==> flow/design.v (excerpt) <==
module subbytes#(
    parameter SBOX_WIDTH = 8,
    parameter SBOX_DEPTH = 256,
    parameter DATA_WIDTH = 16
)(
    input clk,
    input reset_n,
    input sbox_valid, 
    input [SBOX_WIDTH-1:0] sbox_out,
    input tvalid,
    input [DATA_WIDTH-1:0] in,       
    output reg valid,
    output reg [DATA_WIDTH-1:0] out       
);
Size in the first run: ~2,100 flip-flops, roughly 45 I/O pins, about 0.098 mm2 of cells after synthesis.
==> flow/config.mk <==
export PLATFORM = sky130hd
export DESIGN_NAME = subbytes
export DESIGN_NICKNAME = subbytes
export VERILOG_FILES = /design/flow/design.v
export SDC_FILE = /design/flow/constraint.sdc
export NUM_CORES = 4
export LEC_CHECK = 0
export CAP_MARGIN = 20
export CORE_MARGIN = 2
export CORE_UTILIZATION = 72
export PLACE_DENSITY_LB_ADDON = 0.0
export SETUP_SLACK_MARGIN = 1.01
export SLEW_MARGIN = 20
==> flow/constraint.sdc <==
create_clock -name core_clock -period 3.39 [get_ports {clk}]
set_input_delay 0.6780 -clock core_clock [delete_from_list [all_inputs] [get_ports {clk}]]
set_output_delay 0.6780 -clock core_clock [all_outputs]
set_load 0.01 [all_outputs]
run.sh (not shown) runs the stock make flow with config.mk's settings and CLKGATE_MAP_FILE=.
Then changed:
ABC_AREA = 1   (was unset)
CAP_MARGIN = 25   (was 20)
CELL_PAD_IN_SITES_GLOBAL_PLACEMENT = 0   (was unset)
CORE_ASPECT_RATIO = 0.8   (was unset)
CTS_CLUSTER_DIAMETER = 331   (was unset)
CTS_CLUSTER_SIZE = 14   (was unset)
GPL_ROUTABILITY_DRIVEN = 0   (was unset)
GPL_TIMING_DRIVEN = 1   (was unset)
MAX_ROUTING_LAYER = met5   (was unset)
MIN_ROUTING_LAYER = met1   (was unset)
PLACE_DENSITY_LB_ADDON = 0.06   (was 0.0)
SETUP_SLACK_MARGIN = 0.45   (was 1.01)
SLEW_MARGIN = 35   (was 20)
clock period = 3.24 ns   (was 3.39 ns; I/O delays follow)
Outcome:
- core utilization went down by 7.2 points
- synthesized area goes up by 6.4%
- non-clock buffer count is lower by 373
- setup slack is worse by 0.31 ns
- design area decreases by 2.2%
- synthesized cell count increases by 100%
- die area is higher by 6.4%
- cell count rises by 57%
Then changed:
ABC_AREA = unset   (was 1)
CORE_MARGIN = 6   (was 2)
CORE_UTILIZATION = 70   (was 72)
CTS_CLUSTER_DIAMETER = unset   (was 331)
GPL_ROUTABILITY_DRIVEN = unset   (was 0)
clock period = 3.32 ns   (was 3.24 ns; I/O delays follow)
After rerunning:
- The changed run finished clean
- cell count went down by about 35%
- clock-buffer cell count rises by 46
- final area grows by 0.50%
- worst setup slack is worse by 0.12 ns
- core utilization rises by 3.8 points

---

subbytes again, from the RTL that the note above started with.
export LEC_CHECK = 0
export CAP_MARGIN = 20
export CORE_MARGIN = 2
export CORE_UTILIZATION = 72
export PLACE_DENSITY = 0.6
export SETUP_SLACK_MARGIN = 0.37
export SLEW_MARGIN = 20
create_clock -name core_clock -period 3.25 [get_ports {clk}]
Edit:
CORE_UTILIZATION = 15   (was 72)
SETUP_SLACK_MARGIN = default   (was 0.37)
clock period = 5.84 ns   (was 3.25 ns; I/O delays follow)
Effect:
- synthesized cell count is unchanged
- wire length barely changes
- setup slack gets better by 1100 ps
- core utilization falls by 67 points
- hold slack improves by 120 ps
- sequential cell count stays the same
Edit:
CORE_UTILIZATION = 61   (was 15)
clock period = 4.13 ns   (was 5.84 ns; I/O delays follow)
Outcome: Wire length came out lower by about 2.3%. Final cell count came out lower by 41%. Synthesized cell count stays the same. Worst hold slack degrades by 190 ps. Combinational power came out higher by 49%. Critical path depth came out higher by 1. Via count came out higher by about 4.5%. Clock power came out higher by about 36%. Area after synthesis is unchanged. Worst setup slack degrades by 760 ps.
Edit:
CORE_UTILIZATION = 72   (was 61)
CTS_CLUSTER_SIZE = 13   (was default)
PLACE_DENSITY = default   (was 0.6)
PLACE_DENSITY_LB_ADDON = 0.03   (was default)
SETUP_SLACK_MARGIN = 0.45   (was default)
clock period = 3.24 ns   (was 4.13 ns; I/O delays follow)
The new run went through all stages and came out clean.
Clock-buffer cell count is lower by 11.
Non-clock buffer count rose by 427.
Power grows by 28%.
Wire length is higher by 5.2%.
Critical path depth went up by 3.
Clock skew is lower by 3.5 ps.
Final area came out higher by 2.8%.
Die area came out lower by 15%.
Edit:
ABC_AREA = 1   (was default)
CORE_UTILIZATION = 62   (was 72)
CTS_CLUSTER_DIAMETER = 346   (was default)
CTS_CLUSTER_SIZE = default   (was 13)
PLACE_DENSITY = 0.4   (was default)
PLACE_DENSITY_LB_ADDON = default   (was 0.03)
SETUP_SLACK_MARGIN = default   (was 0.45)
clock period = 5.29 ns   (was 3.24 ns; I/O delays follow)
Critical path depth went up by 1. Total power went down by 38%. Clock-buffer cell count does not change. Synthesized cell count went up by 100%. Via count went up by 31%. Setup slack is better by 1200 ps. Core utilization went down by 17 points. Die area went up by 23%. Routed wire length went up by 8.6%. Clock power went down by 32%.

---

Starting RTL as in the previous note.
Settings: LEC_CHECK=0, CAP_MARGIN=20, CORE_MARGIN=2, CORE_UTILIZATION=70, SETUP_SLACK_MARGIN=1.01, SLEW_MARGIN=20; clock period 3.61 ns.
Edit:
CORE_UTILIZATION = 45   (was 70)
PLACE_DENSITY = 0.6   (was default)
SETUP_SLACK_MARGIN = default   (was 1.01)
clock period = 5.84 ns   (was 3.61 ns; I/O delays follow)
After rerunning: Register-to-register slack improved by 1.6 ns. Core utilization went down by 32 points. Clock-buffer cell count climbs by 6. Non-clock buffer count shrinks by 612. Area after synthesis does not change. Wire length goes down by 1.4%. Global-route usage fell by 18 points. First-iteration DRC count came out lower by 27%. Via count is lower by 9.6%. Power went down by 38%. Setup slack is better by 0.77 ns.
Edit:
CAP_MARGIN = 25   (was 20)
CELL_PAD_IN_SITES_GLOBAL_PLACEMENT = 0   (was default)
CORE_ASPECT_RATIO = 0.8   (was default)
CORE_UTILIZATION = 72   (was 45)
CTS_CLUSTER_SIZE = 14   (was default)
GPL_TIMING_DRIVEN = 1   (was default)
MAX_ROUTING_LAYER = met5   (was default)
MIN_ROUTING_LAYER = met1   (was default)
PLACE_DENSITY = default   (was 0.6)
PLACE_DENSITY_LB_ADDON = 0.06   (was default)
SETUP_SLACK_MARGIN = 0.45   (was default)
SLEW_MARGIN = 35   (was 20)
clock period = 3.24 ns   (was 5.84 ns; I/O delays follow)
What happened: First-iteration DRC count goes up by 67%. Combinational power is higher by about 110%. Global-route usage grows by 20 points. Sequential cell count stays the same. Clock skew fell by 0.015 ns. Routed wire length increases by about 1.1%. Setup slack degrades by 1.3 ns. Count of clock-buffer cells in the layout fell by 17.
Power figures rest on the tool's default switching activity, not on a simulated workload.
